==> flow/design.v (excerpt) <==
module debounce (
  clk,
  reset_n,
  data_in,
  data_out
);
clock: 2.25 ns
lec_check: 0
abc_area: 1
cap_margin: 5
core_margin: 2
core_utilization: 72
cts_cluster_size: 27
hold_slack_margin: 0.3
slew_margin: 20
run.sh (not shown) runs the stock make flow with config.mk's settings and CLKGATE_MAP_FILE=.
The starting point completed, yet does not pass: negative setup slack.
Edit:
--- a/flow/config.mk
+++ b/flow/config.mk
@@ -7,8 +7,8 @@
 export LEC_CHECK = 0
 export ABC_AREA = 1
-export CAP_MARGIN = 5
+export CAP_MARGIN = 20
 export CORE_MARGIN = 2
-export CORE_UTILIZATION = 72
-export CTS_CLUSTER_SIZE = 27
-export HOLD_SLACK_MARGIN = 0.3
+export CORE_UTILIZATION = 70
+export CTS_CLUSTER_DIAMETER = 374
+export SETUP_SLACK_MARGIN = 0.12
 export SLEW_MARGIN = 20
==> flow/constraint.sdc (replaced) <==
create_clock -name core_clock -period 2.23 [get_ports {clk}]
set_input_delay 0.4460 -clock core_clock [delete_from_list [all_inputs] [get_ports {clk}]]
set_output_delay 0.4460 -clock core_clock [all_outputs]
set_load 0.01 [all_outputs]
The changed run reached the layout checks and failed them: negative setup slack.
First-iteration DRC count climbs by roughly a tenth.
Worst setup slack is worse by 0.056 ns.
Via count climbs by a few percent.
Edit:
==> flow/config.mk (replaced) <==
export PLATFORM = sky130hd
export DESIGN_NAME = debounce
export DESIGN_NICKNAME = debounce
export VERILOG_FILES = /design/flow/design.v
export SDC_FILE = /design/flow/constraint.sdc
export NUM_CORES = 4
export LEC_CHECK = 0
export CAP_MARGIN = 5
export CORE_MARGIN = 2
export CORE_UTILIZATION = 18
export CTS_CLUSTER_DIAMETER = 47
export CTS_CLUSTER_SIZE = 83
export GPL_TIMING_DRIVEN = 0
export MIN_ROUTING_LAYER = met1
export PLACE_DENSITY_LB_ADDON = 0.04
export SLEW_MARGIN = 20
==> flow/constraint.sdc (replaced) <==
create_clock -name core_clock -period 3.22 [get_ports {clk}]
set_input_delay 0.6440 -clock core_clock [delete_from_list [all_inputs] [get_ports {clk}]]
set_output_delay 0.6440 -clock core_clock [all_outputs]
set_load 0.01 [all_outputs]
With this change the flow finished with timing, DRC and antenna clean.
Power increases by about 3.5%.
Core utilization fell by 62 points.
Routed wire length goes down by about 5%.
Cell area increases by 0.39%.
Synthesized area goes down by 7.0%.
Global-route usage shrinks by 23 points.
Synthesized cell count shrinks by 33%.
Count of clock-buffer cells in the layout is higher by 107.
Worst setup slack gets better by 0.15 ns.
Via count drops by 29%.
Register-to-register slack gets better by 0.34 ns.
Edit:
==> flow/config.mk (replaced) <==
export PLATFORM = sky130hd
export DESIGN_NAME = debounce
export DESIGN_NICKNAME = debounce
export VERILOG_FILES = /design/flow/design.v
export SDC_FILE = /design/flow/constraint.sdc
export NUM_CORES = 4
export LEC_CHECK = 0
export CAP_MARGIN = 20
export CORE_MARGIN = 2
export CORE_UTILIZATION = 50
export SLEW_MARGIN = 20
==> flow/constraint.sdc (replaced) <==
create_clock -name core_clock -period 3.99 [get_ports {clk}]
set_input_delay 0.7980 -clock core_clock [delete_from_list [all_inputs] [get_ports {clk}]]
set_output_delay 0.7980 -clock core_clock [all_outputs]
set_load 0.01 [all_outputs]
What happened: The changed run produced a clean layout. Register-to-register slack improves by 0.81 ns. Clock-buffer cell count is lower by 114. Worst setup slack is better by 0.16 ns. Combinational power decreases by a quarter to a third. Non-clock buffer count shrinks by 75. Area after synthesis is unchanged. Core utilization grows by 33 points. Via count drops by a few percent. Wire length came out lower by a quarter to a third.


Starting RTL as in the previous note.
Settings: LEC_CHECK=0, ABC_AREA=1, CAP_MARGIN=20, CELL_PAD_IN_SITES_DETAIL_PLACEMENT=0, CORE_ASPECT_RATIO=0.92, CORE_MARGIN=2, CORE_UTILIZATION=72, CTS_CLUSTER_DIAMETER=31, CTS_CLUSTER_SIZE=15, PLACE_DENSITY_LB_ADDON=0.29, SETUP_SLACK_MARGIN=-0.2, SLEW_MARGIN=10; clock period 2.22 ns.
The starting point produced a layout that fails on negative setup slack.
Next try:
==> flow/config.mk (replaced) <==
export PLATFORM = sky130hd
export DESIGN_NAME = debounce
export DESIGN_NICKNAME = debounce
export VERILOG_FILES = /design/flow/design.v
export SDC_FILE = /design/flow/constraint.sdc
export NUM_CORES = 4
export LEC_CHECK = 0
export CAP_MARGIN = 20
export CORE_MARGIN = 2
export CORE_UTILIZATION = 60
export CTS_CLUSTER_SIZE = 84
export MAX_ROUTING_LAYER = met4
export SETUP_SLACK_MARGIN = 0.8
export SLEW_MARGIN = 20
==> flow/constraint.sdc (replaced) <==
create_clock -name core_clock -period 2.72 [get_ports {clk}]
set_input_delay 0.5440 -clock core_clock [delete_from_list [all_inputs] [get_ports {clk}]]
set_output_delay 0.5440 -clock core_clock [all_outputs]
set_load 0.01 [all_outputs]
Outcome: The new run finished with negative setup slack left; count of clock-buffer cells in the layout is lower by 45; die area climbs by roughly a tenth; total power went down by a quarter to a third; cell count shrinks by a quarter to a third.
Next try:
--- a/flow/config.mk
+++ b/flow/config.mk
@@ -7,8 +7,9 @@
 export LEC_CHECK = 0
+export ABC_AREA = 1
 export CAP_MARGIN = 20
 export CORE_MARGIN = 2
-export CORE_UTILIZATION = 60
-export CTS_CLUSTER_SIZE = 84
-export MAX_ROUTING_LAYER = met4
-export SETUP_SLACK_MARGIN = 0.8
+export CORE_UTILIZATION = 72
+export CTS_CLUSTER_DIAMETER = 400
+export CTS_CLUSTER_SIZE = 10
+export SETUP_SLACK_MARGIN = 0.24
 export SLEW_MARGIN = 20
==> flow/constraint.sdc (replaced) <==
create_clock -name core_clock -period 2.22 [get_ports {clk}]
set_input_delay 0.4440 -clock core_clock [delete_from_list [all_inputs] [get_ports {clk}]]
set_output_delay 0.4440 -clock core_clock [all_outputs]
set_load 0.01 [all_outputs]
The new run completed, yet does not pass: negative setup slack.
Sequential power grows by 22%.
Count of clock-buffer cells in the layout shrinks by 19.
Die area shrinks by 10%.
Synthesized cell count grows by 50%.
Cell count grows by 39%.
Routed wire length grows by 24%.
Clock power grows by 4.8%.
Next try:
--- a/flow/config.mk
+++ b/flow/config.mk
@@ -9,7 +9,10 @@
 export CAP_MARGIN = 20
+export CELL_PAD_IN_SITES_DETAIL_PLACEMENT = 0
+export CORE_ASPECT_RATIO = 0.92
 export CORE_MARGIN = 2
 export CORE_UTILIZATION = 72
-export CTS_CLUSTER_DIAMETER = 400
-export CTS_CLUSTER_SIZE = 10
-export SETUP_SLACK_MARGIN = 0.24
-export SLEW_MARGIN = 20
+export CTS_CLUSTER_DIAMETER = 31
+export CTS_CLUSTER_SIZE = 15
+export PLACE_DENSITY_LB_ADDON = 0.29
+export SETUP_SLACK_MARGIN = -0.16
+export SLEW_MARGIN = 10
After rerunning: The changed run finished but failed the layout checks on negative setup slack. Die area hardly moves. Final area went up by 0.82%. Count of clock-buffer cells in the layout went up by 64. Total power went up by 36%. Cell count went down by 1.0%. Hold slack gains 24 ps. Via count went up by 0.86%. Fmax went down by 2.4%.
Power and IR drop assume default switching activity.
